===== flow/run.sh =====
#!/bin/bash
# the make line also repeats each setting of config.mk as NAME=value (left out here)
make -C /OpenROAD-flow-scripts/flow DESIGN_CONFIG=/design/flow/config.mk WORK_HOME=/design/flow/orfs CLKGATE_MAP_FILE= finish

===== flow/config.mk =====
export PLATFORM = sky130hd
export DESIGN_NAME = CPU
export DESIGN_NICKNAME = CPU
export VERILOG_FILES = /design/flow/design.v
export SDC_FILE = /design/flow/constraint.sdc
export NUM_CORES = 4
export LEC_CHECK = 0
export CAP_MARGIN = 20
export CORE_MARGIN = 2
export CORE_UTILIZATION = 68
export CTS_CLUSTER_DIAMETER = 50
export MAX_ROUTING_LAYER = met4
export SETUP_SLACK_MARGIN = 1.67
export SLEW_MARGIN = 20

===== flow/constraint.sdc =====
create_clock -name core_clock -period 5.79 [get_ports {clk}]
set_input_delay 1.1580 -clock core_clock [delete_from_list [all_inputs] [get_ports {clk}]]
set_output_delay 1.1580 -clock core_clock [all_outputs]
set_load 0.01 [all_outputs]

===== flow/design.v =====
	parameter cmp = 5'b11000;
	parameter load_r = 5'b11001;
	parameter store_r = 5'b11010;
	parameter br = 5'b11011;
	parameter cmpi = 5'b11100;
	parameter load = 5'b11101;
	parameter store = 5'b11110;
	parameter load_i = 5'b11111;
	parameter b = 5'b10000;
	parameter beq = 5'b10001;
	parameter bne = 5'b10010;
	parameter bhe = 5'b10011;
	parameter bst = 5'b10100;
	parameter bleq = 5'b10101;
	parameter blne = 5'b10110;
	parameter bl = 5'b10111;
	parameter WORD_SIZE = 16, ALU_OP_SIZE = 3, REG_ADDR_SIZE = 3;
module mux2(out, select, in0, in1, in2, in3);
	parameter WORD_SIZE = 16;
	output reg [WORD_SIZE-1:0] out;
	input [WORD_SIZE-1:0] in0, in1, in2, in3;
	input [1:0] select;
	always@* begin
		case(select)
			2'b00: out = in0;
			2'b01: out = in1;
			2'b10: out = in2;
			2'b11: out = in3;
		endcase
	end
endmodule
module ALU(out, flags, op, in_a, in_b);
	parameter WORD_SIZE = 16, OP_SIZE = 3;
	output reg[WORD_SIZE-1:0] out;
	output[WORD_SIZE-1:0] flags;
	input[OP_SIZE-1:0] op;
	input[WORD_SIZE-1:0] in_a;
	input[WORD_SIZE-1:0] in_b;
	always@(op,in_a,in_b) begin
		case(op)
			1'b0: out = in_a + in_b;
			1'b1: out = in_a - in_b;
			2'b10: out = ~in_a;
			2'b11: out = in_a & in_b;
			3'b100: out = in_a | in_b;
			3'b101: out = in_a ^ in_b;
			3'b110: out = in_a * in_b;
			3'b111: out = in_a >> in_b;
		endcase
	end
	assign flags[WORD_SIZE-1:3] = 0;
	assign flags[0] = (in_a == in_b);
	assign flags[1] = (in_a >= in_b);
	assign flags[2] = (out == 0);
endmodule
module register_file(reg_buff1, reg_buff2, write, addr1, addr2, addr_in,
							data_in, clk, write_buff1, write_buff2);
	parameter WORD_SIZE = 16, REG_NUM = 8;
	output reg [WORD_SIZE-1:0] reg_buff1,reg_buff2;
	input write, clk, write_buff1, write_buff2;
	input [2:0] addr1, addr2, addr_in;
	input [WORD_SIZE-1:0] data_in;
	reg [WORD_SIZE-1:0] reg_file[REG_NUM-1:0];
	always@(posedge clk) begin
		if(write_buff1)
			reg_buff1 <= reg_file[addr1];
		if(write_buff2)
			reg_buff2 <= reg_file[addr2];
	end
	always@(posedge clk) begin
		if(write) reg_file[addr_in] <= data_in;
	end
endmodule
module ir_decode(instruction_reg, reg_addr2, reg_addr1, reg_addr_in,
					  imm1, imm2, imm3, alu_op, opcode);
	parameter cmp = 5'b11000;
	parameter load_r = 5'b11001;
	parameter store_r = 5'b11010;
	parameter br = 5'b11011;
	parameter cmpi = 5'b11100;
	parameter load = 5'b11101;
	parameter store = 5'b11110;
	parameter load_i = 5'b11111;
	parameter b = 5'b10000;
	parameter beq = 5'b10001;
	parameter bne = 5'b10010;
	parameter bhe = 5'b10011;
	parameter bst = 5'b10100;
	parameter bleq = 5'b10101;
	parameter blne = 5'b10110;
	parameter bl = 5'b10111;
	parameter WORD_SIZE = 16, ALU_OP_SIZE = 3, REG_ADDR_SIZE = 3;
	input [WORD_SIZE-1:0] instruction_reg;
	output [REG_ADDR_SIZE-1:0] reg_addr1, reg_addr_in;
	output reg [REG_ADDR_SIZE-1:0] reg_addr2;
	output [10:0] imm1;
	output [7:0] imm2;
	output [4:0] imm3;
	output [ALU_OP_SIZE-1:0] alu_op;
	output [4:0] opcode;
	wire [REG_ADDR_SIZE-1:0] rc, rb, ra;
	assign ra = instruction_reg[2:0];
	assign rb = instruction_reg[5:3];
	assign rc = instruction_reg[8:6];
	assign imm1 = instruction_reg[10:0];
	assign imm2 = instruction_reg[10:3];
	assign imm3 = instruction_reg[10:6];
	assign opcode = instruction_reg[15:11];
	assign alu_op = (opcode == load_r || opcode == store_r) ? 3'b000 : opcode[2:0];
	parameter lr = 3'b111;
	assign reg_addr1 = (opcode == br || opcode == store || opcode == cmp || opcode == cmpi) ? ra : rb;
	always@(*) begin
		if(opcode == store_r) reg_addr2 = ra;
		else if(opcode == cmp) reg_addr2 = rb;
		else reg_addr2 = rc;
	end
	assign reg_addr_in = (opcode == bl) ? lr : ra;
endmodule
module control_unit(clk, reset, ALU_in2_mux, mem_out_mux, PC_mux, memory_addr_mux, data_in_mux,
						  reg_buff1_write, reg_buff2_write, status_reg_write, ALU_out_write,
						  reg_write, PC_write, IR_write, memory_write, opcode, status_reg);
	parameter cmp = 5'b11000;
	parameter load_r = 5'b11001;
	parameter store_r = 5'b11010;
	parameter br = 5'b11011;
	parameter cmpi = 5'b11100;
	parameter load = 5'b11101;
	parameter store = 5'b11110;
	parameter load_i = 5'b11111;
	parameter b = 5'b10000;
	parameter beq = 5'b10001;
	parameter bne = 5'b10010;
	parameter bhe = 5'b10011;
	parameter bst = 5'b10100;
	parameter bleq = 5'b10101;
	parameter blne = 5'b10110;
	parameter bl = 5'b10111;
	parameter WORD_SIZE = 16, ALU_OP_SIZE = 3, REG_ADDR_SIZE = 3;
	input clk, reset;
	input [4:0] opcode;
	input [WORD_SIZE-1:0] status_reg;
	output reg mem_out_mux;
	output reg [1:0] ALU_in2_mux, PC_mux, memory_addr_mux, data_in_mux;
	output reg reg_buff1_write, reg_buff2_write, status_reg_write, ALU_out_write;
	output reg reg_write, PC_write, IR_write, memory_write;
	parameter fetch = 0, decode = 1, execute = 2, memory_access = 3, write_back = 4, reset_st = 5;
	reg [2:0] stage;
	always @(*) begin
		disable_write_signals;
		zero_muxes;
		case(stage)
			fetch: begin
				memory_addr_mux = 0;
				IR_write = 1;
				PC_mux = 0;
				PC_write = 1;
			end
			decode: begin
				reg_buff1_write = (alu_op(opcode) || inst_type(opcode) == 2 ||
										 opcode == store ||  opcode == store_r ||
										 opcode == load_r || cmp_op(opcode));
				reg_buff2_write = (inst_type(opcode) == 1 || opcode == cmp ||
										 opcode == store_r || opcode == cmp);
			end
			execute: begin
				if((inst_type(opcode) == 1 || opcode == cmp)) ALU_in2_mux = 0;
				else if(opcode == cmpi) ALU_in2_mux = 2;
				else ALU_in2_mux = 1;
				ALU_out_write = 1;
				if(opcode != load_r && opcode != store_r) status_reg_write = 1;
			end
			memory_access: begin
				if(opcode == load || opcode == load_r) begin
					if(opcode == load) memory_addr_mux = 2;
					else memory_addr_mux = 3;
					data_in_mux = 1;
					reg_write = 1;
				end
				if(opcode == store || opcode == store_r) begin
					if(opcode == store) memory_addr_mux = 2;
					else memory_addr_mux = 3;
					mem_out_mux = (opcode == store);
					memory_write = 1;
				end
			end
			write_back: begin
				if(write_reg_file(opcode)) begin
					if(opcode == load_i) data_in_mux = 2;
					else if(opcode == bl) data_in_mux = 3;
					else if(alu_op(opcode)) data_in_mux = 0;
					reg_write = 1;
				end
				if(inst_type(opcode) == 4 || opcode == br) begin
					if(opcode == br) PC_mux = 2;
					else PC_mux = 1;
					PC_write = 1;
				end
			end
			reset_st: begin
				PC_mux = 3;
				PC_write = 1;
			end
		endcase
	end
	always @(posedge clk or posedge reset) begin
		if(reset) begin
			stage <= reset_st;
		end else
		case(stage)
			fetch: stage <= decode;
			decode:
				if(opcode == load_i || opcode == br || (inst_type(opcode) == 4 &&	
						~cancel_branch(opcode, status_reg[1:0])))
					stage <= write_back;
				else if(cancel_branch(opcode, status_reg[1:0]))
					stage <= fetch;
				else if(opcode == load || opcode == store)
					stage <= memory_access;
				else
					stage <= execute;
			execute:
				if(cmp_op(opcode))
					stage <= fetch;
				else if(opcode == load_r || opcode == store_r)
					stage <= memory_access;
				else
					stage <= write_back;
			memory_access: stage <= fetch;
			write_back: stage <= fetch;
			reset_st: stage <= fetch;
		endcase
	end
	task disable_write_signals;
		{reg_buff1_write, reg_buff2_write, status_reg_write, ALU_out_write, 
			reg_write, PC_write, IR_write, memory_write} = 0;
	endtask
	task zero_muxes;
		{ALU_in2_mux, mem_out_mux, PC_mux, memory_addr_mux, data_in_mux} = 0;
	endtask
	function [2:0] inst_type;
		input [4:0] op;
		if(op[4:3] == 2'b00) inst_type = 1;
		else if(op[4:2] == 3'b110 || op[4:3] == 2'b01) inst_type = 2;
		else if(op[4:2] == 3'b111) inst_type = 3;
		else if(op[4:3] == 2'b10) inst_type = 4;
		else inst_type = 0;
	endfunction
	function alu_op;
		input [4:0] op;
		alu_op = ~op[4];
	endfunction
	function write_reg_file;
		input [4:0] op;
		write_reg_file = (op == load_i || op == bl || alu_op(op));
	endfunction
	function cancel_branch;
		input [4:0] op;
		input [1:0] cond;
		cancel_branch = (((op == beq) && ~cond[0]) || ((op == bne) && cond[0])
							||((op == bleq) && ~cond[0]) || ((op == blne) && cond[0])
							||((op == bhe) && ~cond[1]) || ((op == bst) && cond[1]));
	endfunction
	function cmp_op;
		input [4:0] op;
		cmp_op = (op == cmp || op == cmpi);
	endfunction
	function load_op;
		input [4:0] op;
		load_op = (op == load || op == load_r);
	endfunction
	function store_op;
		input [4:0] op;
		store_op = (op == store || op == store_r);
	endfunction
endmodule
module datapath(clk, ALU_in2_mux, mem_out_mux, PC_mux, memory_addr_mux, data_in_mux,
					 reg_buff1_write, reg_buff2_write, status_reg_write, ALU_out_write,
					 reg_write, PC_write, IR_write,
					 memory_in, memory_addr, memory_out,
					 opcode, status_reg);
	parameter WORD_SIZE = 16, ALU_OP_SIZE = 3, REG_ADDR_SIZE = 3;
	input clk;
	input mem_out_mux;
	input [1:0] ALU_in2_mux, PC_mux, memory_addr_mux, data_in_mux;
	input reg_buff1_write, reg_buff2_write, status_reg_write, ALU_out_write;
	input reg_write, PC_write, IR_write;
	input [WORD_SIZE-1:0] memory_in;
	output [WORD_SIZE-1:0] memory_addr, memory_out;
	output [4:0] opcode;
	output reg [WORD_SIZE-1:0] status_reg;
	reg [WORD_SIZE-1:0] ALU_out_buff, PC, inst_reg;
	wire [WORD_SIZE-1:0] ALU_out, ALU_flags, ALU_in2, PC_in_wire;
	wire [WORD_SIZE-1:0] reg_buff1, reg_buff2, data_in;
	wire [REG_ADDR_SIZE-1:0] reg_addr1, reg_addr2, reg_addr_in;
	wire [ALU_OP_SIZE-1:0] ALU_op;
	wire [10:0] imm1;
	wire [7:0] imm2;
	wire [4:0] imm3;
	mux2 reg_file_mux(data_in, data_in_mux, ALU_out_buff, memory_in, imm2, PC);
	register_file registers(reg_buff1, reg_buff2, reg_write, reg_addr1, reg_addr2,
									reg_addr_in, data_in, clk, reg_buff1_write, reg_buff2_write);
	ALU alu(ALU_out, ALU_flags, ALU_op, reg_buff1, ALU_in2);
	mux2 ALU_mux(ALU_in2, ALU_in2_mux, reg_buff2, imm3, imm2, 0);
	always@(posedge clk) if(ALU_out_write) ALU_out_buff <= ALU_out;
	always@(posedge clk) if(status_reg_write) status_reg <= ALU_flags;
	ir_decode ir_decode(inst_reg, reg_addr2, reg_addr1, reg_addr_in,
				 imm1, imm2, imm3, ALU_op, opcode);
	always@(posedge clk) if(IR_write) inst_reg <= memory_in;
	mux2 PC_mux2(PC_in_wire, PC_mux, PC+1, imm1, reg_buff1, 0);
	always@(posedge clk) if(PC_write) PC <= PC_in_wire;
	mux2 Memory_mux2(memory_addr, memory_addr_mux, PC, reg_buff1, imm2, ALU_out_buff);
	assign memory_out = (mem_out_mux) ? reg_buff1 : reg_buff2;
endmodule
module CPU(clk, reset, memory_in, memory_addr, memory_out, memory_write);
	parameter WORD_SIZE = 16, ALU_OP_SIZE = 3, REG_ADDR_SIZE = 3;
	input clk, reset;
	input [WORD_SIZE-1:0] memory_in;
	output [WORD_SIZE-1:0] memory_addr, memory_out;
	output memory_write;
	wire mem_out_mux;
	wire [1:0] ALU_in2_mux, PC_mux, memory_addr_mux, data_in_mux;
	wire reg_buff1_write, reg_buff2_write, status_reg_write, ALU_out_write;
	wire reg_write, PC_write, IR_write;
	wire [4:0] opcode;
	wire [WORD_SIZE-1:0] status_reg;
	control_unit control_unit(clk, reset, ALU_in2_mux, mem_out_mux, PC_mux, memory_addr_mux, data_in_mux,
					 reg_buff1_write, reg_buff2_write, status_reg_write, ALU_out_write,
					 reg_write, PC_write, IR_write, memory_write, opcode, status_reg);
	datapath datapath(clk, ALU_in2_mux, mem_out_mux, PC_mux, memory_addr_mux, data_in_mux,
				reg_buff1_write, reg_buff2_write, status_reg_write, ALU_out_write,
				reg_write, PC_write, IR_write,
				memory_in, memory_addr, memory_out,
				opcode, status_reg);
endmodule

==> flow_summary.yaml, run 1 <==
# yosys + openroad results
synthesis:
  xor_share_pct: 3.47
  ys_cells: 1617
  avgSynthCellArea_um2: 10.7
  synthSimpleGateAreaFrac_pct: 11.5
  top_cells_by_area: "edfxtp_1, fa_1, mux4_2"
  ys_seq_share_pct: 37.3
  top_cell: "edfxtp_1"
  syn_inst: 1617
  syn_area_um2: 17300
  ys_area_um2: 17300
  top_logic_kind: "adder cells"
  synth_warnings: 14
  synthesis.nets: 1818
  edf_count: 210
  ys_top_cells_by_count: "edfxtp_1, nand2_1, inv_1"
  synthArstFlopShare_pct: 2.78
  ys.flops: 216
  ys_sh_aoi_pct: 11.4
  yosysTopAreaCellShare_pct: 36.4
  mux_area_share_pct: 13.6
  largest_area_cell: "edfxtp_1"
  yosysUniqueCellTypes: 73
  flop_cell: "edfxtp_1"
  ys_sh_adder_pct: 16.8
floorplanning:
  fp.dieH_um: 164
  rows: 58
  die_w_um: 164
  die_area_um2: 26700
  fp_util_pct: 68.9
  ios: 51
  coreArea_um2: 25100
clocking:
  numCtsBuffers: 23
  cts_max_level: 1
  cts_root_buffer: "clkbuf_16"
  clkSinkCount: 216
  cts_hold_buffers: 0
  clk_path_buf_depth: 3
placement:
  gp_congestion: 1.03
  hpwl_mm: 46.9
  dpl.cell_count: 2080
  io_buffers: 50
outcome:
  status: "aborted with a tool error"
  lastStage: "5_1_grt"
per-stage QoR:
step | worst slack [ns] | hold WS, ns | setup TNS [ns] | area [um^2]
floorplan | -0.748 | 0.443 | -2.16 | 17700
global placement | -0.770 | 0.490 | -4.06 | 19500
detailed placement | -1.00 | 0.503 | -5.82 | 19500
CTS | -0.872 | 0.530 | -4.41 | 20900
timing repair:
item,CTS
setup buffers,13
setup endpoints to repair,46
cloned,1
resized,123
pin swaps,51
==> run 2: changes to the inputs <==
CELL_PAD_IN_SITES_DETAIL_PLACEMENT = 0   (was not set)
CORE_ASPECT_RATIO = 0.85   (was not set)
CORE_MARGIN = 6   (was 2)
CORE_UTILIZATION = 35   (was 68)
CTS_CLUSTER_DIAMETER = 93   (was 50)
GPL_TIMING_DRIVEN = 1   (was not set)
MAX_ROUTING_LAYER = not set   (was met4)
PLACE_DENSITY_LB_ADDON = 0.1   (was not set)
SETUP_SLACK_MARGIN = -0.06   (was 1.67)
TNS_END_PERCENT = 65   (was not set)
clock period = 6.29 ns   (was 5.79 ns; I/O delays follow)
==> run 2 against run 1 <==
- now fails the layout checks on setup timing
- area after synthesis did not move
- die area rose by 110%
- synthesized cell count did not move
==> flow_summary.yaml, run 2 <==
# yosys + openroad results
outcome:
  status: "finished with violations"
  so.violations: "setup timing"
setup_path:
  timing.rr.end: "datapath.ALU_out_buff[15]$_DFFE_PP_"
  rrSetupSlack_ns: -0.31
  cp-startpoint: "datapath.inst_reg[12]$_DFFE_PP_"
  r2r-start: "datapath.inst_reg[12]$_DFFE_PP_"
  cpMaxStageDelayCell: "fa_1"
  cp.buffers_inverters: 3
  arrival_ns: 6.89
  end_kind: "flop"
  critPathMaxStageDelay_ns: 0.51
  cp.required_ns: 6.57
  worst-r2r-cell-count: 22
  cp-start-kind: "flop"
  cp.depth: 22
  cp-endpoint: "datapath.ALU_out_buff[15]$_DFFE_PP_"
  cp_cell_sequence: "or3b_4 -> or2_4 -> o221a_4 -> buf_4 -> nand2_2 -> fa_1 -> fa_1 -> inv_1 -> fa_1 -> fa_1 -> inv_1 -> fa_1 -> fa_2 -> xnor2_2 -> xnor2_1 -> xnor2_1 -> xnor2_1 -> xnor2_1 -> xnor2_1 -> xnor2_1 -> xnor3_1 -> a221o_1"
  crit_family: "adder cells"
  crit_type: "flop to flop"
  worstPathMaxFanout: 6
  crit_top_cell: "xnor2_1"
timing:
  whs_ns: 0.484
  max_freq_ghz: 0.151
  max_slew_margin_pct: 37.2
  skew_ns: 0.00868
  finalCritPeriodShare_pct: 105
  fin_crit_ns: 6.60
  rsz0062_at_grt: "yes"
  fin_ws_ns: -0.314
  setup_viol: 7
  worst_pin_slew_ns: 0.939
  hold_viol_final: 0
  slew_viol_final: 0
routing:
  drtIter0Drc: 1153
  dr.pass1.iters: 5
  drc: 0
  ant_nets: 0
  vias: 13606
  viasPerCell: 5.61
  wl_per_cell_um: 26.1
  drt-total-wl_mm: 63.2
final_layout:
  layout.nets: 1963
  post-route-util_pct: 42.5
  fin_cells: 2425
  area_growth_pct: 18.8
floorplanning:
  rows: 74
  die_area_um2: 54900
  fp.dieH_um: 217
  fp_util_pct: 35.7
  coreArea_um2: 48400
  ios: 51
  die_w_um: 253
global_route:
  gr-total-overflow: 0
  grt_pass1_wl_mm: 93.6
  grt_usage_pct: 22.8
  grt_max_degree: 37
  antenna_found_initial: 1
  grt_pass1_vias: 13608
min_path:
  min_path_cells: 2
  min_to: "control_unit.stage[1]$_DFF_PP0_"
  worstHoldPathType: "flop to flop"
  min_from: "control_unit.stage[5]$_DFF_PP0_"
clocking:
  clock_latency_ns: 0.54
  cts_max_level: 1
  clk_path_buf_depth: 3
  cts.clk_slew.worst_paths_ns: 0.06
  clkSinkCount: 216
  cts_hold_buffers: 0
  numCtsBuffers: 25
  cts_root_buffer: "clkbuf_16"
  cts_tree: "done"
synthesis:
  yosysUniqueCellTypes: 73
  synthArstFlopShare_pct: 2.78
  yosysTopAreaCellShare_pct: 36.4
  ys_cells: 1617
  edf_count: 210
  top_cell: "edfxtp_1"
  mux_area_share_pct: 13.6
  top_logic_kind: "adder cells"
  ys_sh_adder_pct: 16.8
  avgSynthCellArea_um2: 10.7
  syn_inst: 1617
  ys_seq_share_pct: 37.3
  syn_area_um2: 17300
  synthSimpleGateAreaFrac_pct: 11.5
  flop_cell: "edfxtp_1"
  largest_area_cell: "edfxtp_1"
  ys_area_um2: 17300
  synthesis.nets: 1818
  synth_warnings: 14
  ys_sh_aoi_pct: 11.4
  top_cells_by_area: "edfxtp_1, fa_1, mux4_2"
  ys.flops: 216
  xor_share_pct: 3.47
  ys_top_cells_by_count: "edfxtp_1, nand2_1, inv_1"
run:
  drv_cap: 0
  tool_warnings: 64
placement:
  gp_congestion: 0.937
  dpl.cell_count: 2380
  hpwl_mm: 48.8
  io_buffers: 50
## run 2: area by class of cell
cell class	count	area [um^2]
fillers	4626	27900
multi-input cells	1139	10100
flip-flops and latches	216	6460
repair buffers	209	1770
well taps	646	808
clock buffers	35	683
inverters	171	648
clock inverters	6	50.0
diodes	3	7.51
## run 2: per-layer routing
layer  track usage (%)  wire length, um  share of wire (%)
met5                 0                0                  0
met2              34.1            27400                 43
met3              3.43             4140                6.5
met1              35.8            30700                 49
met4              3.20              935                1.5
## run 2: repair_timing
item,4_1_cts,5_1_grt
setup endpoints to repair,7,8
setup buffers,1,0
resized,22,10
pin swaps,3,9
## run 2: through the flow
step,area (um^2),TNS (ns),setup WS (ns)
floorplan,17500,-0.324,-0.250
global placement,19700,-1.13,-0.285
detailed placement,19700,-1.48,-0.358
CTS,20500,-1.08,-0.355
global route,20600,-2.92,-0.651
finish,20600,-1.16,-0.314
==> run 3: changes to the inputs <==
ABC_AREA = 1   (was not set)
CELL_PAD_IN_SITES_DETAIL_PLACEMENT = not set   (was 0)
CORE_ASPECT_RATIO = 0.88   (was 0.85)
CORE_MARGIN = 2   (was 6)
CORE_UTILIZATION = 72   (was 35)
CTS_CLUSTER_DIAMETER = 94   (was 93)
CTS_CLUSTER_SIZE = 86   (was not set)
GPL_ROUTABILITY_DRIVEN = 0   (was not set)
GPL_TIMING_DRIVEN = not set   (was 1)
PLACE_DENSITY_LB_ADDON = 0.03   (was 0.1)
SETUP_SLACK_MARGIN = 0.39   (was -0.06)
SLEW_MARGIN = 10   (was 20)
TNS_END_PERCENT = not set   (was 65)
clock period = 1.53 ns   (was 6.29 ns; I/O delays follow)
==> run 3 against run 2 <==
- the run now fails in 4_1_cts
- area after synthesis rose by 3.1%
- die area down 53%
- synthesized cell count grew 34%
==> flow_summary.yaml, run 3 <==
# yosys + openroad results
floorplanning:
  coreArea_um2: 24600
  fp.dieH_um: 152
  rows: 54
  fp_util_pct: 72.5
  ios: 51
  die_area_um2: 26100
  die_w_um: 172
synthesis:
  synthesis.nets: 2369
  ys_sh_adder_pct: 16.2
  top_logic_kind: "simple AND/OR/NAND/NOR gates"
  top_cells_by_area: "edfxtp_1, fa_1, nand2_1"
  ys_top_cells_by_count: "nand2_1, inv_1, edfxtp_1"
  syn_inst: 2168
  ys.flops: 216
  ys_seq_share_pct: 36.2
  synth_warnings: 14
  syn_area_um2: 17800
  avgSynthCellArea_um2: 8.23
  xor_share_pct: 1.08
  ys_area_um2: 17800
  ys_sh_aoi_pct: 17.6
  ys_cells: 2168
  synthSimpleGateAreaFrac_pct: 18.6
  yosysTopAreaCellShare_pct: 35.4
  edf_count: 210
  synthArstFlopShare_pct: 2.78
  yosysUniqueCellTypes: 64
  largest_area_cell: "edfxtp_1"
  mux_area_share_pct: 0
  flop_cell: "edfxtp_1"
  top_cell: "nand2_1"
outcome:
  lastStage: "4_1_cts"
  status: "aborted with a tool error"
  error: "[ERROR DPL-0038] Utilization greater than 100%, impossible to legalize"
placement:
  place_area_um2: 22600
  pre_cts_ws_ns: -4.90
  io_buffers: 50
  hpwl_mm: 56.2
  dpl.cell_count: 2891
## run 3: through the flow
step                TNS [ns]
detailed placement   -364.01
global placement     -322.75
floorplan            -190.84
==> run 4: changes to the inputs <==
CAP_MARGIN = 35   (was 20)
CELL_PAD_IN_SITES_DETAIL_PLACEMENT = 1   (was not set)
CORE_ASPECT_RATIO = 1.33   (was 0.88)
CORE_MARGIN = 4   (was 2)
CORE_UTILIZATION = 40   (was 72)
CTS_CLUSTER_DIAMETER = 92   (was 94)
CTS_CLUSTER_SIZE = not set   (was 86)
GPL_ROUTABILITY_DRIVEN = not set   (was 0)
MAX_ROUTING_LAYER = met4   (was not set)
MIN_ROUTING_LAYER = met2   (was not set)
PLACE_DENSITY_LB_ADDON = not set   (was 0.03)
SETUP_SLACK_MARGIN = not set   (was 0.39)
clock period = 9.44 ns   (was 1.53 ns; I/O delays follow)
==> run 4 against run 3 <==
- area after synthesis stayed put
- now clean on timing, DRC and antenna
- die area is 85% higher
- synthesized cell count stayed put
==> flow_summary.yaml, run 4 <==
# yosys + openroad results
timing:
  fin_crit_ns: 7.82
  max_slew_margin_pct: 35.4
  finalCritPeriodShare_pct: 82.8
  worst_pin_slew_ns: 0.965
  hold_viol_final: 0
  slew_viol_final: 0
  skew_ns: 0.0173
  setup_viol: 0
  max_freq_ghz: 0.128
  whs_ns: 0.537
  fin_tns_setup_ns: 0
  rsz0062_at_grt: "no"
clocking:
  postCtsSetupBuffers: 0
  numCtsBuffers: 22
  cts_hold_buffers: 0
  cts.clk_slew.worst_paths_ns: 0.07
  clkSinkCount: 216
  cts_tree: "done"
  clock_latency_ns: 0.54
  clk_path_buf_depth: 3
  cts_resized: 0
  cts_root_buffer: "clkbuf_16"
  cts_max_level: 1
min_path:
  worstHoldPathType: "flop to flop"
  min_to: "control_unit.stage[1]$_DFF_PP0_"
  min_path_cells: 2
  min_from: "control_unit.stage[5]$_DFF_PP0_"
synthesis:
  top_cell: "nand2_1"
  ys_sh_aoi_pct: 17.6
  syn_area_um2: 17800
  yosysTopAreaCellShare_pct: 35.4
  syn_inst: 2168
  xor_share_pct: 1.08
  ys_cells: 2168
  synthArstFlopShare_pct: 2.78
  largest_area_cell: "edfxtp_1"
  avgSynthCellArea_um2: 8.23
  synth_warnings: 14
  ys_sh_adder_pct: 16.2
  mux_area_share_pct: 0
  ys_top_cells_by_count: "nand2_1, inv_1, edfxtp_1"
  synthesis.nets: 2369
  top_cells_by_area: "edfxtp_1, fa_1, nand2_1"
  synthSimpleGateAreaFrac_pct: 18.6
  ys.flops: 216
  ys_seq_share_pct: 36.2
  edf_count: 210
  top_logic_kind: "simple AND/OR/NAND/NOR gates"
  yosysUniqueCellTypes: 64
  ys_area_um2: 17800
  flop_cell: "edfxtp_1"
floorplanning:
  coreArea_um2: 44200
  die_w_um: 191
  fp.dieH_um: 252
  die_area_um2: 48100
  fp_util_pct: 40.4
  ios: 51
  rows: 89
setup_path:
  worstPathMaxFanout: 24
  cpMaxStageDelayCell: "inv_1"
  crit_top_cell: "fa_1"
  r2r-start: "datapath.inst_reg[11]$_DFFE_PP_"
  timing.rr.end: "datapath.ALU_out_buff[13]$_DFFE_PP_"
  crit_family: "adder cells"
  cp-start-kind: "flop"
  crit_type: "flop to flop"
  cp.buffers_inverters: 7
  cp.required_ns: 9.71
  cp-startpoint: "datapath.inst_reg[11]$_DFFE_PP_"
  end_kind: "flop"
  cp-endpoint: "datapath.ALU_out_buff[13]$_DFFE_PP_"
  cp.depth: 29
  worst-r2r-cell-count: 29
  rrSetupSlack_ns: 1.62
  critPathMaxStageDelay_ns: 0.72
  arrival_ns: 8.09
placement:
  gp_congestion: 1.09
  io_buffers: 50
  place_area_um2: 19100
  hpwl_mm: 61.2
global_route:
  gr-total-overflow: 0
  grt_usage_pct: 50.8
  grt_max_degree: 105
  grt_pass1_wl_mm: 116
  grt_pass1_vias: 24950
  antenna_found_initial: 0
outcome:
  status: "finished clean"
final_layout:
  post-route-util_pct: 45.1
  area_growth_pct: 11.7
  fin_area_um2: 19900
  layout.nets: 2401
routing:
  wl_per_cell_um: 29.0
  dr.pass1.iters: 9
  drtIter0Drc: 5979
  vias: 22644
  drt-total-wl_mm: 81.4
  ant_nets: 0
  viasPerCell: 8.07
  drc: 0
run:
  drv_cap: 0
  tool_warnings: 64
run 4: layout make-up:
class / count / area (um^2)
timing repair buffer: 102 / 942
clock inverter: 13 / 203
tap: 591 / 739
sequential: 216 / 6460
clock buffer: 25 / 583
antenna: 2 / 5.00
multi-input combinational: 1493 / 9610
inverter: 365 / 1380
fill: 5285 / 24300
run 4: metal layers:
layer | routed length, um | global-route usage (%) | vias to the layer above
met1 | 0 | - | 7501
li1 | - | - | 7330
met3 | 28400 | 56.2 | 1079
met4 | 13400 | 19.8 | 0
met5 | 0 | - | -
met2 | 39600 | 62.2 | 6734
run 4: metrics by stage:
step	cells	setup WS (ns)
finish	2807	1.62
global route	2805	1.23
CTS	2801	1.74
detailed placement	2763	1.74
global placement	2756	2.04
floorplan	2168	2.45
==> run 5: changes to the inputs <==
ABC_AREA = not set   (was 1)
CAP_MARGIN = 20   (was 35)
CELL_PAD_IN_SITES_DETAIL_PLACEMENT = 2   (was 1)
CELL_PAD_IN_SITES_GLOBAL_PLACEMENT = 0   (was not set)
CORE_ASPECT_RATIO = not set   (was 1.33)
CORE_UTILIZATION = 52   (was 40)
CTS_CLUSTER_DIAMETER = not set   (was 92)
CTS_CLUSTER_SIZE = 74   (was not set)
GPL_ROUTABILITY_DRIVEN = 1   (was not set)
GPL_TIMING_DRIVEN = 0   (was not set)
HOLD_SLACK_MARGIN = 0.14   (was not set)
MAX_ROUTING_LAYER = not set   (was met4)
MIN_ROUTING_LAYER = met1   (was met2)
PLACE_DENSITY_LB_ADDON = 0.05   (was not set)
SETUP_SLACK_MARGIN = 0.47   (was not set)
SLEW_MARGIN = 5   (was 10)
TNS_END_PERCENT = 35   (was not set)
clock period = 5.85 ns   (was 9.44 ns; I/O delays follow)
==> run 5 against run 4 <==
- the flow now stops in 4_1_cts
- synthesized cell count shrank 25%
- die area down 25%
- area after synthesis decreased by 3.0%
==> flow_summary.yaml, run 5 <==
# yosys + openroad results
outcome:
  status: "aborted with a tool error"
  lastStage: "4_1_cts"
  error: "[ERROR DPL-0033] detailed placement checks failed during check placement."
synthesis:
  ys_top_cells_by_count: "edfxtp_1, nand2_1, inv_1"
  ys_cells: 1617
  yosysTopAreaCellShare_pct: 36.4
  syn_inst: 1617
  ys_sh_adder_pct: 16.8
  avgSynthCellArea_um2: 10.7
  synth_warnings: 14
  mux_area_share_pct: 13.6
  top_cell: "edfxtp_1"
  ys_area_um2: 17300
  top_logic_kind: "adder cells"
  top_cells_by_area: "edfxtp_1, fa_1, mux4_2"
  edf_count: 210
  xor_share_pct: 3.47
  ys_seq_share_pct: 37.3
  syn_area_um2: 17300
  synthesis.nets: 1818
  ys.flops: 216
  ys_sh_aoi_pct: 11.4
  synthArstFlopShare_pct: 2.78
  flop_cell: "edfxtp_1"
  yosysUniqueCellTypes: 73
  synthSimpleGateAreaFrac_pct: 11.5
  largest_area_cell: "edfxtp_1"
floorplanning:
  die_area_um2: 36300
  coreArea_um2: 32700
  fp.dieH_um: 190
  die_w_um: 190
  ios: 51
  fp_util_pct: 52.9
  rows: 66
placement:
  dpl.cell_count: 2128
  hpwl_mm: 64.4
  io_buffers: 50
  gp_congestion: 0.995
  place_area_um2: 18800
  pre_cts_ws_ns: -2.07
-- run 5: through the flow --
step           hold WS [ns]  util [%]
2_1_floorplan         0.443         -
3_3_place_gp          0.500      56.9
3_5_place_dp          0.541      57.6
==> run 6: changes to the inputs <==
ABC_AREA = 1   (was not set)
CELL_PAD_IN_SITES_DETAIL_PLACEMENT = not set   (was 2)
CORE_MARGIN = 2   (was 4)
CTS_CLUSTER_SIZE = not set   (was 74)
GPL_ROUTABILITY_DRIVEN = not set   (was 1)
GPL_TIMING_DRIVEN = 1   (was 0)
HOLD_SLACK_MARGIN = not set   (was 0.14)
MIN_ROUTING_LAYER = not set   (was met1)
PLACE_DENSITY_LB_ADDON = not set   (was 0.05)
SLEW_MARGIN = 20   (was 5)
clock period = 11.0 ns   (was 5.85 ns; I/O delays follow)
==> run 6 against run 5 <==
- the run now finishes clean
- die area decreased by 1.3%
- area after synthesis up 3.1%
- synthesized cell count rose by 34%
==> flow_summary.yaml, run 6 <==
# yosys + openroad results
outcome:
  status: "finished clean"
min_path:
  min_from: "control_unit.stage[4]$_DFF_PP0_"
  worstHoldPathType: "flop to flop"
  min_path_cells: 2
  min_to: "control_unit.stage[2]$_DFF_PP0_"
routing:
  drt-total-wl_mm: 64.7
  ant_nets: 0
  diodes: 0
  drtIter0Drc: 1702
  dr.pass1.iters: 5
  viasPerCell: 6.08
  drc: 0
  vias: 16120
  wl_per_cell_um: 24.4
final_layout:
  nFillCells: 3018
  regArea_um2: 6460
  fin_cells: 2651
  logic_area_um2: 9620
  layout.nets: 2387
  area_growth_pct: 9.88
timing:
  skew_ns: 0.0361
  setup_viol: 0
  fin_ws_ns: 3.16
  max_slew_margin_pct: 31.7
  rsz0062_at_grt: "no"
  worst_pin_slew_ns: 1.02
  fin_crit_ns: 7.84
  max_freq_ghz: 0.128
  slew_viol_final: 0
  hold_viol_final: 0
  finalCritPeriodShare_pct: 71.2
  fin_tns_setup_ns: 0
floorplanning:
  coreArea_um2: 33600
  fp.dieH_um: 189
  rows: 67
  fp_util_pct: 53.1
  die_w_um: 189
  ios: 51
  die_area_um2: 35800
setup_path:
  cp-startpoint: "control_unit.stage[3]$_DFF_PP0_"
  cp.required_ns: 11.27
  worst-r2r-cell-count: 29
  cp-start-kind: "flop"
  cp.buffers_inverters: 8
  cp-endpoint: "datapath.ALU_out_buff[13]$_DFFE_PP_"
  worstPathMaxFanout: 24
  crit_family: "adder cells"
  critPathMaxStageDelay_ns: 0.91
  timing.rr.end: "datapath.ALU_out_buff[13]$_DFFE_PP_"
  r2r-start: "control_unit.stage[3]$_DFF_PP0_"
  crit_type: "flop to flop"
  cp.depth: 29
  rrSetupSlack_ns: 3.16
  cpMaxStageDelayCell: "dfrtp_1"
  end_kind: "flop"
  arrival_ns: 8.11
clocking:
  clock_latency_ns: 0.53
  cts_root_buffer: "clkbuf_16"
  postCtsSetupBuffers: 0
  numCtsBuffers: 24
  cts_hold_buffers: 0
  clk_path_buf_depth: 3
  clkSinkCount: 216
  cts_tree: "done"
  cts.clk_slew.worst_paths_ns: 0.06
  cts_max_level: 1
  cts_resized: 0
synthesis:
  avgSynthCellArea_um2: 8.23
  synthArstFlopShare_pct: 2.78
  yosysUniqueCellTypes: 64
  ys_sh_adder_pct: 16.2
  synth_warnings: 14
  top_cells_by_area: "edfxtp_1, fa_1, nand2_1"
  largest_area_cell: "edfxtp_1"
  edf_count: 210
  ys_cells: 2168
  yosysTopAreaCellShare_pct: 35.4
  ys_seq_share_pct: 36.2
  flop_cell: "edfxtp_1"
  xor_share_pct: 1.08
  ys_area_um2: 17800
  ys_top_cells_by_count: "nand2_1, inv_1, edfxtp_1"
  syn_area_um2: 17800
  ys_sh_aoi_pct: 17.6
  mux_area_share_pct: 0
  top_cell: "nand2_1"
  top_logic_kind: "simple AND/OR/NAND/NOR gates"
  syn_inst: 2168
  synthesis.nets: 2369
  ys.flops: 216
  synthSimpleGateAreaFrac_pct: 18.6
placement:
  hpwl_mm: 47.1
  dpl.cell_count: 2608
  io_buffers: 50
  pre_cts_ws_ns: 3.16
  gp_congestion: 1.04
global_route:
  gr-total-overflow: 0
  antenna_found_initial: 0
  busiest_layer: "met2"
  grt_max_degree: 129
  use_met2_pct: 60.8
  grt_pass1_wl_mm: 96.1
  use_met1_pct: 45.1
  grt_use_met3_pct: 4.80
  grt_usage_pct: 36.3
  grt_pass1_vias: 15546
run:
  tool_warnings: 63
  drv_cap: 0
==> run 6: metal layers <==
| layer | share of wire (%) | wire [um] | vias to the layer above |
|---|---|---|---|
| met3 | 8.0 | 5170 | 232 |
| met4 | 6.9 | 4470 | 0 |
| met5 | 0 | 0 | - |
| met2 | 47 | 30600 | 814 |
| met1 | 38 | 24500 | 7734 |
| li1 | - | - | 7340 |
==> run 6: metrics by stage <==
| step | instance area [um^2] | hold WS, ns | util [%] |
|---|---|---|---|
| floorplan | 17800 | 0.458 | - |
| global placement | 18800 | 0.540 | 55.9 |
| detailed placement | 18800 | 0.532 | 55.9 |
| CTS | 19600 | 0.557 | 58.3 |
| global route | 19600 | 0.575 | 58.3 |
| finish | 19600 | 0.563 | 58.3 |
==> run 6: area by class of cell <==
class / count / share of cell area (%)
multi-input combinational: 1493 / 49.1
clock buffer: 31 / 3.31
clock inverter: 12 / 0.804
inverter: 365 / 7.04
sequential: 216 / 32.9
timing repair buffer: 86 / 3.95
tap: 448 / 2.86
==> run 7: changes to the inputs <==
CELL_PAD_IN_SITES_GLOBAL_PLACEMENT = not set   (was 0)
CORE_UTILIZATION = 72   (was 52)
GPL_TIMING_DRIVEN = not set   (was 1)
SETUP_SLACK_MARGIN = not set   (was 0.47)
TNS_END_PERCENT = not set   (was 35)
clock period = 1.65 ns   (was 11.0 ns; I/O delays follow)
==> run 7 against run 6 <==
- the run now fails in 4_1_cts
- area after synthesis unchanged
- die area decreased by 27%
- synthesized cell count unchanged
==> flow_summary.yaml, run 7 <==
# yosys + openroad results
synthesis:
  ys_sh_aoi_pct: 17.6
  edf_count: 210
  ys_top_cells_by_count: "nand2_1, inv_1, edfxtp_1"
  ys_seq_share_pct: 36.2
  yosysTopAreaCellShare_pct: 35.4
  avgSynthCellArea_um2: 8.23
  synthesis.nets: 2369
  ys.flops: 216
  top_cells_by_area: "edfxtp_1, fa_1, nand2_1"
  mux_area_share_pct: 0
  top_cell: "nand2_1"
  top_logic_kind: "simple AND/OR/NAND/NOR gates"
  xor_share_pct: 1.08
  ys_area_um2: 17800
  synthSimpleGateAreaFrac_pct: 18.6
  synth_warnings: 14
  synthArstFlopShare_pct: 2.78
  flop_cell: "edfxtp_1"
  yosysUniqueCellTypes: 64
  largest_area_cell: "edfxtp_1"
  ys_cells: 2168
  syn_inst: 2168
  syn_area_um2: 17800
  ys_sh_adder_pct: 16.2
floorplanning:
  coreArea_um2: 24300
  die_w_um: 161
  die_area_um2: 26100
  ios: 51
  fp_util_pct: 73.3
  rows: 57
  fp.dieH_um: 161
placement:
  hpwl_mm: 55.5
  io_buffers: 50
  gp_congestion: 1.12
outcome:
  lastStage: "4_1_cts"
  status: "aborted with a tool error"
  error: "[ERROR DPL-0033] detailed placement checks failed during check placement."
[run 7: through the flow]
step	cells	util [%]	setup slack [ns]	area [um^2]
global placement	2893	92.0	-4.38	22400
detailed placement	2893	92.0	-4.81	22400
floorplan	2168	-	-4.47	18300
==> run 8: changes to the inputs <==
PLACE_DENSITY = 0.38   (was not set)
clock period = 11.0 ns   (was 1.65 ns; I/O delays follow)
==> run 8 against run 7 <==
- now clean on timing, DRC and antenna
- area after synthesis did not move
- synthesized cell count did not move
- die area stayed put
==> flow_summary.yaml, run 8 <==
# yosys + openroad results
outcome:
  status: "finished clean"
setup_path:
  end_kind: "flop"
  critPathMaxStageDelay_ns: 0.95
  cpMaxStageDelayCell: "dfrtp_1"
  cp-start-kind: "flop"
  cp.buffers_inverters: 7
  worstPathMaxFanout: 24
  r2r-start: "control_unit.stage[3]$_DFF_PP0_"
  arrival_ns: 8.33
  rrSetupSlack_ns: 2.95
  crit_family: "adder cells"
  timing.rr.end: "datapath.ALU_out_buff[14]$_DFFE_PP_"
  cp.required_ns: 11.27
  crit_top_cell: "nand2_1"
  cp-startpoint: "control_unit.stage[3]$_DFF_PP0_"
  crit_type: "flop to flop"
  worst-r2r-cell-count: 34
  cp.depth: 34
  cp-endpoint: "datapath.ALU_out_buff[14]$_DFFE_PP_"
floorplanning:
  fp.dieH_um: 161
  fp_util_pct: 73.3
  rows: 57
  coreArea_um2: 24300
  die_w_um: 161
  die_area_um2: 26100
  ios: 51
routing:
  viasPerCell: 7.09
  drt-total-wl_mm: 68.4
  wl_per_cell_um: 27.2
  drc: 0
  dr.pass1.iters: 10
  drtIter0Drc: 3653
  vias: 17868
  ant_nets: 0
clocking:
  numCtsBuffers: 22
  cts_max_level: 1
  postCtsSetupBuffers: 0
  clkSinkCount: 216
  clock_latency_ns: 0.54
  cts.clk_slew.worst_paths_ns: 0.07
  cts_tree: "done"
  clk_path_buf_depth: 3
  cts_resized: 0
  cts_root_buffer: "clkbuf_16"
  cts_hold_buffers: 0
timing:
  hold_viol_final: 0
  skew_ns: 0.0344
  setup_viol: 0
  rsz0062_at_grt: "no"
  worst_pin_slew_ns: 1.23
  slew_viol_final: 0
  fin_crit_ns: 8.05
  finalCritPeriodShare_pct: 73.2
  max_slew_margin_pct: 17.3
  fin_ws_ns: 2.95
  max_freq_ghz: 0.124
  fin_tns_setup_ns: 0
synthesis:
  mux_area_share_pct: 0
  ys.flops: 216
  top_logic_kind: "simple AND/OR/NAND/NOR gates"
  synthesis.nets: 2369
  ys_sh_adder_pct: 16.2
  edf_count: 210
  largest_area_cell: "edfxtp_1"
  syn_area_um2: 17800
  syn_inst: 2168
  xor_share_pct: 1.08
  top_cell: "nand2_1"
  ys_cells: 2168
  synthSimpleGateAreaFrac_pct: 18.6
  yosysTopAreaCellShare_pct: 35.4
  ys_seq_share_pct: 36.2
  synthArstFlopShare_pct: 2.78
  ys_top_cells_by_count: "nand2_1, inv_1, edfxtp_1"
  ys_sh_aoi_pct: 17.6
  top_cells_by_area: "edfxtp_1, fa_1, nand2_1"
  ys_area_um2: 17800
  avgSynthCellArea_um2: 8.23
  yosysUniqueCellTypes: 64
  flop_cell: "edfxtp_1"
  synth_warnings: 14
global_route:
  antenna_found_initial: 4
  grt_pass1_wl_mm: 101
  gr-total-overflow: 0
  grt_pass1_vias: 17431
  grt_usage_pct: 52.2
  grt_max_degree: 129
final_layout:
  layout.nets: 2381
  area_growth_pct: 8.20
  post-route-util_pct: 79.4
run:
  tool_warnings: 67
  drv_cap: 0
min_path:
  min_from: "control_unit.stage[5]$_DFF_PP0_"
  worstHoldPathType: "flop to flop"
  min_to: "control_unit.stage[1]$_DFF_PP0_"
  min_path_cells: 2
placement:
  gp_congestion: 1.07
  io_buffers: 50
  pre_cts_ws_ns: 3.07
  hpwl_mm: 45.8
## run 8: per-stage QoR
stage	hold WS (ns)	instances	cell area (um^2)
global route	0.566	2519	19300
detailed placement	0.515	2479	18600
finish	0.554	2520	19300
CTS	0.534	2517	19300
floorplan	0.458	2168	17800
global placement	0.525	2479	18600
## run 8: cell type report
cell class / instances / area, um^2
tap: 324 / 405
clock inverter: 10 / 81.3
multi-input combinational: 1493 / 9620
inverter: 365 / 1380
sequential: 216 / 6460
antenna: 2 / 5.00
fill: 1513 / 5020
clock buffer: 28 / 594
timing repair buffer: 82 / 761
## run 8: routing by layer
layer	track usage (%)	share of wire, %	wire length (um)	up-vias
met4	41.4	11	7390	4
li1	-	-	-	7336
met5	0	0.064	44	-
met1	57.5	30	20200	8020
met2	81.6	44	29900	1894
met3	19.1	16	10900	614
==> run 9: changes to the inputs <==
CORE_UTILIZATION = 69   (was 72)
CTS_CLUSTER_SIZE = 99   (was not set)
PLACE_DENSITY = 0.36   (was 0.38)
clock period = 5.43 ns   (was 11.0 ns; I/O delays follow)
==> run 9 against run 8 <==
- the layout now fails its checks (setup timing)
- first-iteration DRC count down 7.9%
- clock skew is 0.010 ns lower
- register-to-register slack worse by 4.0 ns
- clock-buffer cell count shrank 2
- hold slack got worse by 0.025 ns
- setup slack worse by 4.0 ns
- critical endpoint is now datapath.ALU_out_buff[15]$_DFFE_PP_
- highest routed layer is now met4
==> flow_summary.yaml, run 9 <==
# yosys + openroad results
clocking:
  cts_hold_buffers: 0
  clkSinkCount: 216
  clk_path_buf_depth: 3
  cts.clk_slew.worst_paths_ns: 0.06
  cts_max_level: 1
  clock_latency_ns: 0.52
  numCtsBuffers: 22
  cts_tree: "done"
  cts_root_buffer: "clkbuf_16"
synthesis:
  yosysTopAreaCellShare_pct: 35.4
  top_cells_by_area: "edfxtp_1, fa_1, nand2_1"
  largest_area_cell: "edfxtp_1"
  ys_sh_aoi_pct: 17.6
  ys_sh_adder_pct: 16.2
  top_logic_kind: "simple AND/OR/NAND/NOR gates"
  synth_warnings: 14
  ys_cells: 2168
  flop_cell: "edfxtp_1"
  syn_inst: 2168
  xor_share_pct: 1.08
  ys_seq_share_pct: 36.2
  yosysUniqueCellTypes: 64
  avgSynthCellArea_um2: 8.23
  ys_area_um2: 17800
  synthArstFlopShare_pct: 2.78
  synthSimpleGateAreaFrac_pct: 18.6
  mux_area_share_pct: 0
  edf_count: 210
  synthesis.nets: 2369
  ys_top_cells_by_count: "nand2_1, inv_1, edfxtp_1"
  syn_area_um2: 17800
  ys.flops: 216
  top_cell: "nand2_1"
global_route:
  grt_pass1_vias: 17476
  grt_usage_pct: 48.9
  grt_max_degree: 74
  antenna_found_initial: 2
  gr-total-overflow: 0
  grt_pass1_wl_mm: 98.2
timing:
  fin_ws_ns: -1.07
  finalCritPeriodShare_pct: 120
  worst_pin_slew_ns: 1.18
  slew_viol_final: 0
  hold_viol_final: 0
  fin_crit_ns: 6.50
  setup_viol: 10
  max_freq_ghz: 0.154
  skew_ns: 0.0244
  whs_ns: 0.528
  rsz0062_at_grt: "yes"
  max_slew_margin_pct: 21.3
min_path:
  min_to: "control_unit.stage[1]$_DFF_PP0_"
  worstHoldPathType: "flop to flop"
  min_from: "control_unit.stage[5]$_DFF_PP0_"
  min_path_cells: 2
setup_path:
  cp.depth: 28
  worstPathMaxFanout: 6
  crit_top_cell: "fa_1"
  end_kind: "flop"
  r2r-start: "datapath.inst_reg[12]$_DFFE_PP_"
  cpMaxStageDelayCell: "fa_1"
  worst-r2r-cell-count: 28
  crit_family: "adder cells"
  arrival_ns: 6.74
  cp-startpoint: "datapath.inst_reg[12]$_DFFE_PP_"
  cp-endpoint: "datapath.ALU_out_buff[15]$_DFFE_PP_"
  cp-start-kind: "flop"
  cp.buffers_inverters: 7
  critPathMaxStageDelay_ns: 0.55
  crit_type: "flop to flop"
  rrSetupSlack_ns: -1.07
  timing.rr.end: "datapath.ALU_out_buff[15]$_DFFE_PP_"
  cp.required_ns: 5.67
floorplanning:
  fp.dieH_um: 165
  ios: 51
  die_w_um: 165
  fp_util_pct: 70.6
  coreArea_um2: 25300
  rows: 58
  die_area_um2: 27200
placement:
  io_buffers: 50
  hpwl_mm: 47.5
  pre_cts_ws_ns: -0.849
  gp_congestion: 1.12
routing:
  drt-total-wl_mm: 67.5
  wl_per_cell_um: 24.9
  drc: 0
  drtIter0Drc: 3364
  viasPerCell: 6.76
  vias: 18320
  ant_nets: 0
  dr.pass1.iters: 7
final_layout:
  nFillCells: 1428
  area_growth_pct: 19.2
  layout.nets: 2566
run:
  tool_warnings: 67
  drv_cap: 0
outcome:
  so.violations: "setup timing"
  status: "finished with violations"
[run 9: final cells by class]
class                      count  area [um^2]  area share, %
clock inverter                12          120          0.565
inverter                     365         1420           6.66
antenna                        2         5.00         0.0235
clock buffer                  26          587           2.76
timing repair buffer         267         2200           10.4
multi-input combinational   1493        10100           47.3
sequential                   216         6460           30.4
tap                          330          413           1.94
[run 9: routing by layer]
metal	wire length, um	vias to the layer above	GRT usage (%)
met4	7590	0	38.8
met2	29700	1717	77.4
met3	9550	604	14.2
met1	20700	8288	55.4
met5	0	-	0
li1	-	7711	-
[run 9: per-stage QoR]
stage / cell area [um^2] / TNS (ns) / util [%] / cells
after floorplan: 18000 / -3.25 / - / 2168
after global placement: 19900 / -3.46 / 78.9 / 2645
after detailed placement: 19900 / -5.37 / 78.9 / 2645
after CTS: 20800 / -4.17 / 82.4 / 2690
after global routing: 21300 / -9.26 / 84.2 / 2709
final: 21300 / -6.88 / 84.2 / 2711
[run 9: timing repair]
action,CTS,global route
setup buffers,7,18
endpoints found under the setup margin,10,10
pin swaps,8,34
resized,31,77
==> run 10: changes to the inputs <==
ABC_AREA = not set   (was 1)
CAP_MARGIN = 35   (was 20)
CELL_PAD_IN_SITES_DETAIL_PLACEMENT = 2   (was not set)
CORE_ASPECT_RATIO = 1.18   (was not set)
CORE_UTILIZATION = 40   (was 69)
CTS_CLUSTER_SIZE = not set   (was 99)
HOLD_SLACK_MARGIN = -0.02   (was not set)
PLACE_DENSITY = not set   (was 0.36)
SETUP_SLACK_MARGIN = 1.84   (was not set)
TNS_END_PERCENT = 40   (was not set)
clock period = 10.0 ns   (was 5.43 ns; I/O delays follow)
==> run 10 against run 9 <==
- the run now finishes clean
- sequential cell count is the same
- non-clock buffer count shrank 162
- global-route usage shrank 16 points
- clock-buffer cell count shrank 3
- via count shrank 21%
- clock skew grew 0.013 ns
- area after synthesis shrank 3.0%
- core utilization shrank 38 points
==> flow_summary.yaml, run 10 <==
# yosys + openroad results
setup_path:
  worst-r2r-cell-count: 24
  cp-startpoint: "datapath.inst_reg[14]$_DFFE_PP_"
  critPathMaxStageDelay_ns: 0.65
  end_kind: "flop"
  arrival_ns: 8.25
  worstPathMaxFanout: 21
  timing.rr.end: "datapath.ALU_out_buff[15]$_DFFE_PP_"
  crit_top_cell: "fa_1"
  cp-start-kind: "flop"
  r2r-start: "datapath.inst_reg[14]$_DFFE_PP_"
  crit_family: "adder cells"
  crit_type: "flop to flop"
  cp_cell_sequence: "o21ai_1 -> or3_1 -> o221a_4 -> clkinv_2 -> nor2_1 -> fa_1 -> inv_1 -> fa_1 -> inv_1 -> ha_1 -> fa_1 -> inv_1 -> fa_1 -> fa_1 -> inv_1 -> ha_1 -> or3_1 -> o21ai_0 -> a211oi_1 -> o31ai_2 -> nand2b_1 -> a21oi_2 -> xnor3_1 -> a221o_1"
  rrSetupSlack_ns: 2.05
  cp-endpoint: "datapath.ALU_out_buff[15]$_DFFE_PP_"
  cp.required_ns: 10.29
  cpMaxStageDelayCell: "edfxtp_1"
  cp.buffers_inverters: 5
  cp.depth: 24
synthesis:
  yosysUniqueCellTypes: 73
  synth_warnings: 14
  top_cell: "edfxtp_1"
  ys_cells: 1617
  ys_sh_aoi_pct: 11.4
  top_logic_kind: "adder cells"
  edf_count: 210
  synthArstFlopShare_pct: 2.78
  ys_top_cells_by_count: "edfxtp_1, nand2_1, inv_1"
  synthSimpleGateAreaFrac_pct: 11.5
  ys_area_um2: 17300
  largest_area_cell: "edfxtp_1"
  top_cells_by_area: "edfxtp_1, fa_1, mux4_2"
  synthesis.nets: 1818
  yosysTopAreaCellShare_pct: 36.4
  flop_cell: "edfxtp_1"
  mux_area_share_pct: 13.6
  avgSynthCellArea_um2: 10.7
  ys_sh_adder_pct: 16.8
  ys.flops: 216
  ys_seq_share_pct: 37.3
  syn_inst: 1617
  xor_share_pct: 3.47
  syn_area_um2: 17300
routing:
  wl_per_cell_um: 34.3
  drtIter0Drc: 1506
  vias: 14564
  drc: 0
  ant_nets: 0
  viasPerCell: 6.58
  drt-total-wl_mm: 75.8
  dr.pass1.iters: 5
timing:
  fin_tns_setup_ns: 0
  max_freq_ghz: 0.126
  fin_ws_ns: 2.05
  hold_viol_final: 0
  worst_pin_slew_ns: 1.44
  skew_ns: 0.0378
  max_slew_margin_pct: 3.06
  slew_viol_final: 0
  rsz0062_at_grt: "no"
  fin_crit_ns: 7.95
  finalCritPeriodShare_pct: 79.5
  setup_viol: 0
final_layout:
  area_growth_pct: 12.8
  fin_area_um2: 19500
  layout.nets: 1854
  nFillCells: 4256
floorplanning:
  die_w_um: 195
  ios: 51
  rows: 82
  die_area_um2: 44900
  fp.dieH_um: 230
  fp_util_pct: 40.6
  coreArea_um2: 42600
outcome:
  status: "finished clean"
global_route:
  gr-total-overflow: 0
  grt_pass1_vias: 16018
  grt_usage_pct: 33.3
  grt_max_degree: 38
  grt_pass1_wl_mm: 109
  antenna_found_initial: 3
run:
  tool_warnings: 61
  drv_cap: 0
placement:
  io_buffers: 50
  gp_congestion: 0.997
  pre_cts_ws_ns: 1.55
  hpwl_mm: 52.8
  place_area_um2: 18600
clocking:
  clk_path_buf_depth: 3
  clkSinkCount: 216
  cts_hold_buffers: 0
  numCtsBuffers: 20
  cts_max_level: 1
  cts_root_buffer: "clkbuf_16"
  cts_tree: "done"
  clock_latency_ns: 0.54
  cts.clk_slew.worst_paths_ns: 0.08
min_path:
  min_path_cells: 2
  min_to: "control_unit.stage[1]$_DFF_PP0_"
  worstHoldPathType: "flop to flop"
  min_from: "control_unit.stage[2]$_DFF_PP0_"
-- run 10: timing repair --
action	CTS	global route
endpoints found under the setup margin	2	2
hold endpoints to repair	0	0
resized	6	11
pin swaps	0	1
buffers inserted	1	4
-- run 10: final cells by class --
| class | count | area [um^2] | share of cell area (%) |
|---|---|---|---|
| repair buffers | 105 | 966 | 4.95 |
| clock buffers | 23 | 533 | 2.73 |
| clock inverters | 13 | 250 | 1.28 |
| flip-flops and latches | 216 | 6460 | 33.1 |
| multi-input cells | 1139 | 9980 | 51.1 |
| well taps | 546 | 683 | 3.50 |
| inverters | 171 | 652 | 3.34 |
| diodes | 1 | 2.50 | 0.0128 |
-- run 10: through the flow --
stage | instances | hold WS (ns) | util, %
after floorplan | 1617 | 0.443 | -
after global placement | 2161 | 0.481 | 43.5
after detailed placement | 2165 | 0.505 | 43.6
after CTS | 2202 | 0.623 | 45.5
after global routing | 2213 | 0.653 | 45.9
final | 2214 | 0.642 | 45.9
-- run 10: routing by layer --
layer | wire length, um | GRT usage [%]
met1 | 26600 | 37.4
met2 | 37200 | 58.0
met3 | 5780 | 5.65
met4 | 6280 | 23.1
met5 | 9 | 0
==> run 11: changes to the inputs <==
ABC_AREA = 0   (was not set)
CELL_PAD_IN_SITES_DETAIL_PLACEMENT = not set   (was 2)
CORE_ASPECT_RATIO = not set   (was 1.18)
CORE_UTILIZATION = 22   (was 40)
GPL_ROUTABILITY_DRIVEN = 1   (was not set)
HOLD_SLACK_MARGIN = not set   (was -0.02)
PLACE_DENSITY_LB_ADDON = 0.08   (was not set)
SETUP_SLACK_MARGIN = -0.27   (was 1.84)
TNS_END_PERCENT = 35   (was 40)
clock period = 6.61 ns   (was 10.0 ns; I/O delays follow)
==> run 11 against run 10 <==
- sequential cell count unchanged
- critical path type unchanged
- core utilization down 19 points
- global-route usage shrank 15 points
- die area rose by 80%
- wire length fell by 4.3%
- non-clock buffer count is 114 higher
- final area is 8.3% higher
- fmax grew 18%
- the layout now fails its checks (setup timing)
- area after synthesis stayed put
==> flow_summary.yaml, run 11 <==
# yosys + openroad results
outcome:
  status: "finished with violations"
  so.violations: "setup timing"
routing:
  drt-total-wl_mm: 72.6
  wl_met3_mm: 2.17
  top_layer: "met4"
  wl_per_cell_um: 25.6
  drt-met1-wl_mm: 32.7
  dr.pass1.iters: 6
  diodes: 0
  dr_wl_met2_mm: 36.3
  viasPerCell: 4.73
  drtIter0Drc: 862
  vias: 13404
  drc: 0
  ant_nets: 0
setup_path:
  r2r-start: "datapath.inst_reg[12]$_DFFE_PP_"
  end_kind: "flop"
  cp_cell_sequence: "or3b_4 -> or2_4 -> o221a_4 -> buf_12 -> nand2_2 -> fa_1 -> fa_1 -> inv_1 -> fa_1 -> fa_1 -> inv_1 -> fa_1 -> fa_2 -> xnor2_2 -> xnor2_1 -> xnor2_1 -> xnor2_1 -> xnor2_1 -> xnor2_1 -> xnor2_1 -> xnor3_1 -> a221o_1"
  worst-r2r-cell-count: 22
  cp-start-kind: "flop"
  cp-startpoint: "datapath.inst_reg[12]$_DFFE_PP_"
  cpMaxStageDelayCell: "fa_1"
  rrSetupSlack_ns: -0.12
  arrival_ns: 7.07
  timing.rr.end: "datapath.ALU_out_buff[15]$_DFFE_PP_"
  cp.buffers_inverters: 3
  cp-endpoint: "datapath.ALU_out_buff[15]$_DFFE_PP_"
  worstPathMaxFanout: 9
  crit_family: "adder cells"
  crit_type: "flop to flop"
  critPathMaxStageDelay_ns: 0.54
  crit_top_cell: "xnor2_1"
  cp.depth: 22
  cp.required_ns: 6.95
timing:
  max_freq_ghz: 0.149
  finalCritPeriodShare_pct: 102
  setup_viol: 3
  fin_tns_setup_ns: -0.258
  fin_ws_ns: -0.123
  rsz0062_at_grt: "yes"
  whs_ns: 0.502
  slew_viol_final: 0
  worst_pin_slew_ns: 0.921
  skew_ns: 0.0541
  hold_viol_final: 0
  max_slew_margin_pct: 38.3
  fin_crit_ns: 6.73
global_route:
  gr-total-overflow: 0
  grt_usage_pct: 17.9
  grt_pass1_vias: 14257
  grt_max_degree: 33
  antenna_found_initial: 1
  grt_pass1_wl_mm: 105
synthesis:
  ys_area_um2: 17300
  top_logic_kind: "adder cells"
  largest_area_cell: "edfxtp_1"
  ys_cells: 1617
  ys_sh_adder_pct: 16.8
  synthesis.nets: 1818
  avgSynthCellArea_um2: 10.7
  yosysUniqueCellTypes: 73
  mux_area_share_pct: 13.6
  synthSimpleGateAreaFrac_pct: 11.5
  synth_warnings: 14
  ys_seq_share_pct: 37.3
  top_cells_by_area: "edfxtp_1, fa_1, mux4_2"
  xor_share_pct: 3.47
  top_cell: "edfxtp_1"
  synthArstFlopShare_pct: 2.78
  syn_inst: 1617
  edf_count: 210
  flop_cell: "edfxtp_1"
  ys.flops: 216
  yosysTopAreaCellShare_pct: 36.4
  ys_top_cells_by_count: "edfxtp_1, nand2_1, inv_1"
  ys_sh_aoi_pct: 11.4
  syn_area_um2: 17300
clocking:
  numCtsBuffers: 27
  cts_tree: "done"
  clk_path_buf_depth: 3
  cts_hold_buffers: 0
  clkSinkCount: 216
  clock_latency_ns: 0.58
  cts.clk_slew.worst_paths_ns: 0.07
  cts_root_buffer: "clkbuf_16"
  cts_max_level: 1
final_layout:
  area_growth_pct: 22.2
  nFillCells: 8237
  post-route-util_pct: 27.2
  layout.nets: 1975
  regArea_um2: 6460
  logic_area_um2: 10100
  fin_cells: 2832
placement:
  hpwl_mm: 56.4
  gp_congestion: 0.888
  io_buffers: 50
  dpl.cell_count: 2779
floorplanning:
  rows: 102
  die_w_um: 284
  fp.dieH_um: 284
  ios: 51
  die_area_um2: 80900
  fp_util_pct: 22.3
  coreArea_um2: 77700
run:
  drv_cap: 0
  tool_warnings: 62
min_path:
  min_path_cells: 2
  worstHoldPathType: "flop to flop"
  min_from: "control_unit.stage[5]$_DFF_PP0_"
  min_to: "control_unit.stage[1]$_DFF_PP0_"
-- run 11: timing repair --
action	in CTS	in global routing
setup endpoints to repair	2	5
gates resized	10	31
pin swaps	4	27
endpoints found under the hold margin	0	0
buffers inserted	3	5
-- run 11: through the flow --
stage	instance area, um^2	setup slack, ns
4_1_cts	21000	-0.268
5_1_grt	21200	-0.335
6_report	21200	-0.123
3_5_place_dp	20100	-0.431
2_1_floorplan	17300	-0.245
3_3_place_gp	20100	-0.338
-- run 11: metal layers --
metal,vias up,global-route usage [%]
li1,6098,-
met1,6940,23.9
met2,293,31.8
met3,73,1.34
met4,0,3.24
met5,-,0
-- run 11: layout make-up --
type | instances | share of cell area [%]
timing repair buffer | 219 | 8.69
clock buffer | 34 | 3.32
clock inverter | 13 | 0.456
multi-input combinational | 1139 | 47.8
tap | 1040 | 6.15
inverter | 171 | 3.06
sequential | 216 | 30.5
